==> run a <==
Design comparator_latch, start of the top module:
module comparator_latch #
(
  parameter n_to_response_time = -1038,
  parameter p_to_response_time = -1020,
  parameter const_response_time = 1285,
  parameter n_to_tau = -1248,
  parameter p_to_tau = 1037,
  parameter const_tau = 1042,
  parameter n_to_response_time_lh = -1752,
  parameter p_to_response_time_lh = -1006,
  parameter const_response_time_lh = 1185,
  parameter n_to_tau_lh = 1131,
  parameter p_to_tau_lh = -1115,
  parameter const_tau_lh = 1529
)
(
  input clk,
  input reset,
  input sys_clk,
  input [15-1:0] n,
  input [15-1:0] p,
  output [35-1:0] out
);
Settings: LEC_CHECK=0, ABC_AREA=1, CAP_MARGIN=20, CELL_PAD_IN_SITES_DETAIL_PLACEMENT=0, CORE_ASPECT_RATIO=1.37, CORE_MARGIN=2, CORE_UTILIZATION=72, CTS_CLUSTER_DIAMETER=204, CTS_CLUSTER_SIZE=66, GPL_TIMING_DRIVEN=1, MAX_ROUTING_LAYER=met4, MIN_ROUTING_LAYER=met1, PLACE_DENSITY_LB_ADDON=0.01, SETUP_SLACK_MARGIN=0.25, SLEW_MARGIN=20; clock period 17.0 ns.
run.sh (not shown) runs the stock make flow with config.mk's settings and CLKGATE_MAP_FILE=.
==> inputs of run b, as changes to run a <==
Settings changed: ABC_AREA 1 to unset, CELL_PAD_IN_SITES_DETAIL_PLACEMENT 0 to unset, CORE_ASPECT_RATIO 1.37 to unset, CORE_UTILIZATION 72 to 40, CTS_CLUSTER_DIAMETER 204 to unset, CTS_CLUSTER_SIZE 66 to unset, GPL_TIMING_DRIVEN 1 to unset, MAX_ROUTING_LAYER met4 to unset, MIN_ROUTING_LAYER met1 to unset, PLACE_DENSITY_LB_ADDON 0.01 to unset, SETUP_SLACK_MARGIN 0.25 to unset.
==> flow/constraint.sdc (replaced) <==
create_clock -name core_clock -period 19.5 [get_ports {clk}]
set_input_delay 3.9000 -clock core_clock [delete_from_list [all_inputs] [get_ports {clk}]]
set_output_delay 3.9000 -clock core_clock [all_outputs]
set_load 0.01 [all_outputs]
==> inputs of run c, as changes to run a <==
Settings changed: ABC_AREA 1 to unset, CELL_PAD_IN_SITES_DETAIL_PLACEMENT 0 to unset, CORE_ASPECT_RATIO 1.37 to unset, CORE_UTILIZATION 72 to 17, CTS_CLUSTER_DIAMETER 204 to unset, CTS_CLUSTER_SIZE 66 to unset, GPL_TIMING_DRIVEN 1 to unset, MAX_ROUTING_LAYER met4 to unset, MIN_ROUTING_LAYER met1 to unset, PLACE_DENSITY_LB_ADDON 0.01 to unset, SETUP_SLACK_MARGIN 0.25 to unset.
==> flow/constraint.sdc (replaced) <==
create_clock -name core_clock -period 24.8 [get_ports {clk}]
set_input_delay 4.9600 -clock core_clock [delete_from_list [all_inputs] [get_ports {clk}]]
set_output_delay 4.9600 -clock core_clock [all_outputs]
set_load 0.01 [all_outputs]
==> comparison <==
- Run c went through all stages and came out clean. Run a died in global routing. Run b completed, yet does not pass: negative setup slack.
- In run c the worst setup slack is better than in run b, by 2.1 ns.
- Of run c and run b, run b has the higher critical path depth (gap 8).
- Flip-flop count is the same in run b and run c.
- Of run b and run c, run b has the higher worst hold slack (gap 0.022 ns).
- Design area: run b is larger than run c (about 10%).
- In run b the non-clock buffer count is higher than in run c, by 1011.
==> figures <==
item                                                                    run b                   run a                    run c
Outcome                                                       failed layout checks  stopped before the end  complete, no violations
Stage where the flow stopped                                                -          global routing                        -
Violated checks                                          negative setup slack                       -                        -
Count of placed standard cells including taps                            8507                    9192                     9986
Critical-path cell with the highest stage delay         sky130_fd_sc_hd__fa_2                       -    sky130_fd_sc_hd__fa_1
Share of cell area taken by flip-flops and latches                     0.754%                       -                   0.829%
Source of the worst register-to-register timing path   state_cycle_counter[8]                       -  state_cycle_counter[10]
End-of-flow core utilization                                            49.6%                       -                    19.0%
Setup-violating endpoint count in the final report                         21                       -                        0
Reg2Reg Capture Point                                 state_cycle_counter[15]                       -  state_cycle_counter[16]
Worst path buffer plus inverter count                                      15                       -                       12
Final Wtd Congestion                                                    0.888                    1.05                    0.842
Post-Synth XOR/XNOR Area                                                5.28%                   4.08%                    5.28%
Logic Gate Count                                                         3816                       -                     3816
Worst reg-to-reg path cell count                                            8                       -                        7
Adder Area Share                                                        68.0%                   64.2%                    68.0%

* * *

==> inputs of job 7202 <==
comparator_latch again, from the RTL that the note above started with.
make LEC_CHECK=0 ABC_AREA=0 CAP_MARGIN=20 CELL_PAD_IN_SITES_DETAIL_PLACEMENT=0 CORE_ASPECT_RATIO=0.61 CORE_MARGIN=2 CORE_UTILIZATION=70 CTS_CLUSTER_DIAMETER=89 CTS_CLUSTER_SIZE=37 GPL_TIMING_DRIVEN=1 MIN_ROUTING_LAYER=met1 SETUP_SLACK_MARGIN=0.74 SLEW_MARGIN=20 finish   # period 13.8 ns
==> job 7605: changes against job 7202 <==
- CORE_MARGIN: 2 -> 10
- CORE_UTILIZATION: 70 -> 58
- CTS_CLUSTER_DIAMETER: 89 -> default
- CTS_CLUSTER_SIZE: 37 -> 66
- SETUP_SLACK_MARGIN: 0.74 -> 1.73
==> summary of the runs <==
Job 7202 finished with setup timing left. Job 7605 completed, yet does not pass: setup timing. Against job 7202, the via count of job 7605 is smaller by about 6%. In job 7202 the setup slack is worse than in job 7605, by 390 ps. Between job 7605 and job 7202, the lower critical path depth is in job 7605 (gap 2). Against job 7605, the final cell count of job 7202 is smaller by 2.9%. First-iteration DRC count: job 7605 is smaller than job 7202 (about 30%). Of job 7605 and job 7202, job 7605 has the higher non-clock buffer count (gap 4). In synthesized cell count, job 7605 and job 7202 do not differ. Sequential share of layout area is about the same in job 7202 and job 7605. Clock-buffer cell count: job 7605 is lower than job 7202 (1).

* * *

==> run P: inputs <==
Starting RTL as in the previous note.
make LEC_CHECK=0 ABC_AREA=1 CAP_MARGIN=20 CORE_ASPECT_RATIO=1.42 CORE_MARGIN=2 CORE_UTILIZATION=72 CTS_CLUSTER_DIAMETER=211 MAX_ROUTING_LAYER=met4 PLACE_DENSITY_LB_ADDON=0.01 SETUP_SLACK_MARGIN=1.05 SLEW_MARGIN=20 finish   # period 18.7 ns
==> run M: changes against run P <==
- CORE_ASPECT_RATIO: 1.42 -> default
- SETUP_SLACK_MARGIN: 1.05 -> 2.13
==> flow/constraint.sdc (replaced) <==
create_clock -name core_clock -period 19.0 [get_ports {clk}]
set_input_delay 3.8000 -clock core_clock [delete_from_list [all_inputs] [get_ports {clk}]]
set_output_delay 3.8000 -clock core_clock [all_outputs]
set_load 0.01 [all_outputs]
==> run X: changes against run P <==
- ABC_AREA: 1 -> default
- CORE_ASPECT_RATIO: 1.42 -> default
- CORE_UTILIZATION: 72 -> 71
- CTS_CLUSTER_DIAMETER: 211 -> 103
- MAX_ROUTING_LAYER: met4 -> default
- PLACE_DENSITY_LB_ADDON: 0.01 -> default
- SETUP_SLACK_MARGIN: 1.05 -> default
==> flow/constraint.sdc (replaced) <==
create_clock -name core_clock -period 19.6 [get_ports {clk}]
set_input_delay 3.9200 -clock core_clock [delete_from_list [all_inputs] [get_ports {clk}]]
set_output_delay 3.9200 -clock core_clock [all_outputs]
set_load 0.01 [all_outputs]
==> results_slide.txt <==
Key Metrics from the Run

Outcome
  • Outcome: failed layout checks
  • SO Faults: negative setup slack

Final timing
  • Final setup vio count: 8
  • Final worst slack: -0.856 ns

Yosys
  • Mapped Cells: a little under 7000
  • Synth mux share: 0
# the run above: run M

==> results_slide.txt <==
Key Metrics from the Run

Outcome
  • Outcome: failed layout checks
  • SO Faults: negative setup slack

Final timing
  • Final setup vio count: 21
  • Final worst slack: -1.29 ns

Yosys
  • Synth mux share: 0.000578
  • Mapped Cells: roughly 5700
# the run above: run X

==> results_slide.txt <==
Run Summary

Outcome
  • Outcome: stopped before the end
  • Stopping stage: global routing (5_1_grt)
  • First Error: [ERROR GRT-0116] Global routing finished with congestion. Check the congestion regions in the DRC Viewer.

Clock tree
  • Num CTS Buffers: 3

Yosys
  • Flops after synth: 25
  • Mapped Cells: 6819
  • Synthesis warning total: 1
  • Basic Gates by Area: 0.100
  • Synth mux share: 0
# the run above: run P


* * *

==> wip/quartz: inputs <==
comparator_latch again, from the RTL that the note above started with.
Settings: LEC_CHECK=0, ABC_AREA=0, CAP_MARGIN=5, CELL_PAD_IN_SITES_DETAIL_PLACEMENT=2, CORE_ASPECT_RATIO=0.55, CORE_MARGIN=7, CORE_UTILIZATION=40, CTS_CLUSTER_DIAMETER=68, GPL_ROUTABILITY_DRIVEN=0, GPL_TIMING_DRIVEN=0, MAX_ROUTING_LAYER=met4, SLEW_MARGIN=20; clock period 26.0 ns.
==> wip/yarrow: changes against wip/quartz <==
- ABC_AREA: 0 -> 1
- CAP_MARGIN: 5 -> 20
- CELL_PAD_IN_SITES_DETAIL_PLACEMENT: 2 -> 1
- CORE_ASPECT_RATIO: 0.55 -> default
- CORE_MARGIN: 7 -> 2
- CTS_CLUSTER_DIAMETER: 68 -> default
- GPL_ROUTABILITY_DRIVEN: 0 -> default
- GPL_TIMING_DRIVEN: 0 -> default
- HOLD_SLACK_MARGIN: default -> 0.09
- MAX_ROUTING_LAYER: met4 -> default
- MIN_ROUTING_LAYER: default -> met2
==> flow/constraint.sdc (replaced) <==
create_clock -name core_clock -period 38.1 [get_ports {clk}]
set_input_delay 7.6200 -clock core_clock [delete_from_list [all_inputs] [get_ports {clk}]]
set_output_delay 7.6200 -clock core_clock [all_outputs]
set_load 0.01 [all_outputs]
==> results <==
	wip/yarrow	wip/quartz
Run status	timing/DRC/antenna clean	aborted with a tool error
Last stage reached	-	global routing (5_1_grt)
Mux cell area share after synthesis	0	0.0005777
Complex-gate fraction of the synthesized area	0.06266	0.07973
Cell area reported after detailed placement	60,240 sq um	57,210 sq um
Netlist cell types	59	84
Post-CTS setup repair buffer count	0	13
Chip area line of the yosys report	57,290 sq um	54,140 sq um
Total die size	146,300 sq um	146,300 sq um
AND/OR/NAND/NOR Cells, Area Fraction	0.1000	0.04407
Synthesized area per cell	8.402 sq um	9.467 sq um
Dpl cells	8,775	7,559
Fa+ha+maj area frac	0.6424	0.6798
Mapped cell area	57,290 sq um	54,140 sq um
Width of the die	382.5 um	510.1 um
Init Core Util	0.4037	0.4059
Core area	141,900 sq um	133,400 sq um
Mapped Cells	6,819	5,719
Setup Slack @ Placement	10,580 ps	-2785 ps
Standard-cell row count	138	99
Number of resized instances in the post-cts repair step	0	120

* * *

==> build 84: inputs <==
comparator_latch again, from the RTL that the note above started with.
export LEC_CHECK = 0
export ABC_AREA = 1
export CAP_MARGIN = 10
export CELL_PAD_IN_SITES_DETAIL_PLACEMENT = 0
export CELL_PAD_IN_SITES_GLOBAL_PLACEMENT = 1
export CORE_ASPECT_RATIO = 1.55
export CORE_MARGIN = 2
export CORE_UTILIZATION = 52
export CTS_CLUSTER_DIAMETER = 343
export CTS_CLUSTER_SIZE = 66
export GPL_ROUTABILITY_DRIVEN = 1
export GPL_TIMING_DRIVEN = 0
export MAX_ROUTING_LAYER = met5
export MIN_ROUTING_LAYER = met2
export PLACE_DENSITY_LB_ADDON = 0.28
export SETUP_SLACK_MARGIN = 5.0
export SLEW_MARGIN = 20
export TNS_END_PERCENT = 55
create_clock -name core_clock -period 20.1 [get_ports {clk}]
==> inputs of build 93, as changes to build 84 <==
==> flow/config.mk (replaced) <==
export PLATFORM = sky130hd
export DESIGN_NAME = comparator_latch
export DESIGN_NICKNAME = comparator_latch
export VERILOG_FILES = /design/flow/design.v
export SDC_FILE = /design/flow/constraint.sdc
export NUM_CORES = 4
export LEC_CHECK = 0
export ABC_AREA = 0
export CAP_MARGIN = 20
export CELL_PAD_IN_SITES_DETAIL_PLACEMENT = 0
export CORE_ASPECT_RATIO = 0.61
export CORE_MARGIN = 2
export CORE_UTILIZATION = 58
export CTS_CLUSTER_SIZE = 66
export GPL_TIMING_DRIVEN = 1
export MIN_ROUTING_LAYER = met1
export PLACE_DENSITY_LB_ADDON = 0.07
export SETUP_SLACK_MARGIN = 1.73
export SLEW_MARGIN = 20
==> qor summary <==
M2 GR Usage: build 84 61.02%; build 93 38.21%
Clock period minus worst slack: build 84 19130 ps; build 93 20990 ps
Outcome: build 84 finished clean; build 93 complete, but fails checks
Reasons for failing layout checks: build 84 -; build 93 negative setup slack
Number of buffers inserted by post-CTS setup repair: build 84 141; build 93 23
Post-detailed-route wirelength per cell: build 84 18.58 um; build 93 16.54 um
Met3 global-route usage: build 84 45.71%; build 93 5.545%
Number of DRC markers after the initial detailed-route iteration: build 84 11468; build 93 2231
Relative slew slack: build 84 23.18%; build 93 58.97%
Post-synth area from yosys stat: build 84 57290 um^2; build 93 54140 um^2
Final hold slack: build 84 440.0 ps; build 93 487.3 ps
Fin util: build 84 61.43%; build 93 70.27%
Maximum number of pins on one net before global-route repair: build 84 33; build 93 26
Aoi/oai-family share of the synthesized area: build 84 6.266%; build 93 7.973%
Register-to-register path setup slack: build 84 18210 ps; build 93 18040 ps
Adder and majority cell fraction of the synthesized area: build 84 64.24%; build 93 67.98%
Average instance area after synthesis: build 84 8.402 um^2; build 93 9.467 um^2

* * *

==> inputs of job 7491 <==
Starting RTL as in the previous note.
==> flow/config.mk <==
export PLATFORM = sky130hd
export DESIGN_NAME = comparator_latch
export DESIGN_NICKNAME = comparator_latch
export VERILOG_FILES = /design/flow/design.v
export SDC_FILE = /design/flow/constraint.sdc
export NUM_CORES = 4
export LEC_CHECK = 0
export ABC_AREA = 0
export CAP_MARGIN = 20
export CELL_PAD_IN_SITES_DETAIL_PLACEMENT = 0
export CORE_ASPECT_RATIO = 1.31
export CORE_MARGIN = 2
export CORE_UTILIZATION = 66
export CTS_CLUSTER_SIZE = 51
export GPL_TIMING_DRIVEN = 1
export MIN_ROUTING_LAYER = met1
export SETUP_SLACK_MARGIN = 0.74
export SLEW_MARGIN = 20
==> flow/constraint.sdc <==
create_clock -name core_clock -period 13.8 [get_ports {clk}]
set_input_delay 2.7600 -clock core_clock [delete_from_list [all_inputs] [get_ports {clk}]]
set_output_delay 2.7600 -clock core_clock [all_outputs]
set_load 0.01 [all_outputs]
==> job 5049 (differences from job 7491) <==
ABC_AREA = 1   (was 0)
CORE_ASPECT_RATIO = 1.02   (was 1.31)
CORE_UTILIZATION = 72   (was 66)
CTS_CLUSTER_DIAMETER = 204   (was unset)
CTS_CLUSTER_SIZE = 20   (was 51)
MAX_ROUTING_LAYER = met4   (was unset)
PLACE_DENSITY_LB_ADDON = 0.01   (was unset)
SETUP_SLACK_MARGIN = 0.25   (was 0.74)
==> flow/constraint.sdc (replaced) <==
create_clock -name core_clock -period 19.1 [get_ports {clk}]
set_input_delay 3.8200 -clock core_clock [delete_from_list [all_inputs] [get_ports {clk}]]
set_output_delay 3.8200 -clock core_clock [all_outputs]
set_load 0.01 [all_outputs]
==> job 9167 (differences from job 7491) <==
ABC_AREA = unset   (was 0)
CELL_PAD_IN_SITES_DETAIL_PLACEMENT = unset   (was 0)
CORE_ASPECT_RATIO = unset   (was 1.31)
CORE_UTILIZATION = 71   (was 66)
CTS_CLUSTER_DIAMETER = 272   (was unset)
CTS_CLUSTER_SIZE = 96   (was 51)
GPL_TIMING_DRIVEN = unset   (was 1)
MIN_ROUTING_LAYER = unset   (was met1)
PLACE_DENSITY = 0.38   (was unset)
SETUP_SLACK_MARGIN = unset   (was 0.74)
==> flow/constraint.sdc (replaced) <==
create_clock -name core_clock -period 16.9 [get_ports {clk}]
set_input_delay 3.3800 -clock core_clock [delete_from_list [all_inputs] [get_ports {clk}]]
set_output_delay 3.3800 -clock core_clock [all_outputs]
set_load 0.01 [all_outputs]
==> comparison table <==
quantity	job 7491	job 5049	job 9167
Metal2 WL	69.5 mm	-	69.9 mm
# rows	120	104	101
Sum of negative setup slack	-122290 ps	-	-79460 ps
Top Metal Used	met5	-	met5
Number of design rule violations left after detail routing	0	-	0
Flop area	500 µm²	-	500 µm²
Crit share post-route	143%	-	123%
Outcome	complete, but fails checks	stopped before the end	complete, but fails checks
Stage where the flow stopped	-	global routing	-
Reasons for failing layout checks	negative setup slack	-	negative setup slack
Multi-input gate count	3816	-	3816
Buffer-and-inverter tally for the worst setup path	15	-	13
Yosys stat cell total	5719	6819	5719
Final WS setup	-5930 ps	-	-3900 ps
Non-clock buffer share	13.8%	-	14.1%
Share of the core filled by cells before placement	66.4%	72.7%	71.5%
Sequential share of cell area	0.763%	-	0.757%
Final net count	9243	-	9261
Worst reg2reg path depth	8	-	8
Flop2flop setup slack	11570 ps	-	14840 ps
Simple-Gate Fraction of Synth Area	4.41%	10.0%	4.41%
Cell class with the largest area share	multi-input combinational cells	-	multi-input combinational cells
